==> flow/design.v (excerpt) <==
module apollo_top(
	input clk,
   input rst_n,
	input rs232_rx,	 
	output rs232_tx,	 
	input[7:0] in_ad_data,
	output out_ad_clk,
	output Sftclk,
	output Lchclk,
	output SDout,
	output test1,
	output test2
    );
For scale: roughly 6,800 cells after synthesis, ~1,400 flip-flops, roughly 58,000 µm² of cells after synthesis.
Settings: LEC_CHECK=0, ABC_AREA=1, CAP_MARGIN=5, CELL_PAD_IN_SITES_DETAIL_PLACEMENT=1, CELL_PAD_IN_SITES_GLOBAL_PLACEMENT=2, CORE_ASPECT_RATIO=1.55, CORE_MARGIN=2, CORE_UTILIZATION=59, CTS_CLUSTER_DIAMETER=121, CTS_CLUSTER_SIZE=50, GPL_ROUTABILITY_DRIVEN=1, HOLD_SLACK_MARGIN=0.08, MAX_ROUTING_LAYER=met4, PLACE_DENSITY_LB_ADDON=0.18, SETUP_SLACK_MARGIN=0.44, SLEW_MARGIN=35, TNS_END_PERCENT=55; clock period 5.04 ns.
run.sh (not shown) runs the stock make flow with config.mk's settings and CLKGATE_MAP_FILE=.
The baseline aborted during global placement without I/O (3_1_place_gp_skip_io).
Edit:
==> flow/config.mk (replaced) <==
export PLATFORM = sky130hd
export DESIGN_NAME = apollo_top
export DESIGN_NICKNAME = apollo_top
export VERILOG_FILES = /design/flow/design.v
export SDC_FILE = /design/flow/constraint.sdc
export NUM_CORES = 4
export LEC_CHECK = 0
export ABC_AREA = 1
export CAP_MARGIN = 20
export CELL_PAD_IN_SITES_DETAIL_PLACEMENT = 0
export CELL_PAD_IN_SITES_GLOBAL_PLACEMENT = 0
export CORE_ASPECT_RATIO = 1.55
export CORE_MARGIN = 2
export CORE_UTILIZATION = 71
export CTS_CLUSTER_DIAMETER = 360
export CTS_CLUSTER_SIZE = 15
export GPL_ROUTABILITY_DRIVEN = 1
export MAX_ROUTING_LAYER = met4
export PLACE_DENSITY_LB_ADDON = 0.18
export SLEW_MARGIN = 40
==> flow/constraint.sdc (replaced) <==
create_clock -name core_clock -period 2.81 [get_ports {clk}]
set_input_delay 0.5620 -clock core_clock [delete_from_list [all_inputs] [get_ports {clk}]]
set_output_delay 0.5620 -clock core_clock [all_outputs]
set_load 0.01 [all_outputs]
The new run completed without violations. Synthesized cell count does not change. Area after synthesis is unchanged. Die area drops by 17%.


apollo_top again, from the RTL that the note above started with.
==> flow/config.mk <==
export PLATFORM = sky130hd
export DESIGN_NAME = apollo_top
export DESIGN_NICKNAME = apollo_top
export VERILOG_FILES = /design/flow/design.v
export SDC_FILE = /design/flow/constraint.sdc
export NUM_CORES = 4
export LEC_CHECK = 0
export ABC_AREA = 1
export CAP_MARGIN = 20
export CELL_PAD_IN_SITES_DETAIL_PLACEMENT = 2
export CORE_MARGIN = 5
export CORE_UTILIZATION = 52
export CTS_CLUSTER_SIZE = 50
export GPL_TIMING_DRIVEN = 0
export HOLD_SLACK_MARGIN = 0.27
export MIN_ROUTING_LAYER = met2
export PLACE_DENSITY_LB_ADDON = 0.25
export SETUP_SLACK_MARGIN = 2.37
export SLEW_MARGIN = 20
==> flow/constraint.sdc <==
create_clock -name core_clock -period 20.0 [get_ports {clk}]
set_input_delay 4.0000 -clock core_clock [delete_from_list [all_inputs] [get_ports {clk}]]
set_output_delay 4.0000 -clock core_clock [all_outputs]
set_load 0.01 [all_outputs]
The baseline aborted during detailed placement (3_5_place_dp).
==> next run, changes <==
- ABC_AREA: 1 -> not set
- CELL_PAD_IN_SITES_DETAIL_PLACEMENT: 2 -> not set
- CELL_PAD_IN_SITES_GLOBAL_PLACEMENT: not set -> 3
- CORE_ASPECT_RATIO: not set -> 0.78
- CORE_MARGIN: 5 -> 2
- CORE_UTILIZATION: 52 -> 57
- CTS_CLUSTER_SIZE: 50 -> not set
- GPL_TIMING_DRIVEN: 0 -> 1
- HOLD_SLACK_MARGIN: 0.27 -> not set
- PLACE_DENSITY_LB_ADDON: 0.25 -> 0.06
- SETUP_SLACK_MARGIN: 2.37 -> -0.13
- SLEW_MARGIN: 20 -> 40
Now the flow died in global placement without I/O (3_1_place_gp_skip_io).
Area after synthesis goes down slightly.
Die area drops by roughly a tenth.
Synthesized cell count fell by a quarter to a third.
==> next run, changes <==
- ABC_AREA: not set -> 0
- CELL_PAD_IN_SITES_DETAIL_PLACEMENT: not set -> 2
- CORE_ASPECT_RATIO: 0.78 -> not set
- CORE_MARGIN: 2 -> 5
- CORE_UTILIZATION: 57 -> 52
- CTS_CLUSTER_SIZE: not set -> 50
- GPL_TIMING_DRIVEN: 1 -> 0
- HOLD_SLACK_MARGIN: not set -> 0.27
- PLACE_DENSITY_LB_ADDON: 0.06 -> 0.25
- SETUP_SLACK_MARGIN: -0.13 -> 2.37
- SLEW_MARGIN: 40 -> 30
Effect: This time the run completed without violations; synthesized area is unchanged; die size went up by 13%; synthesized cell count is unchanged.
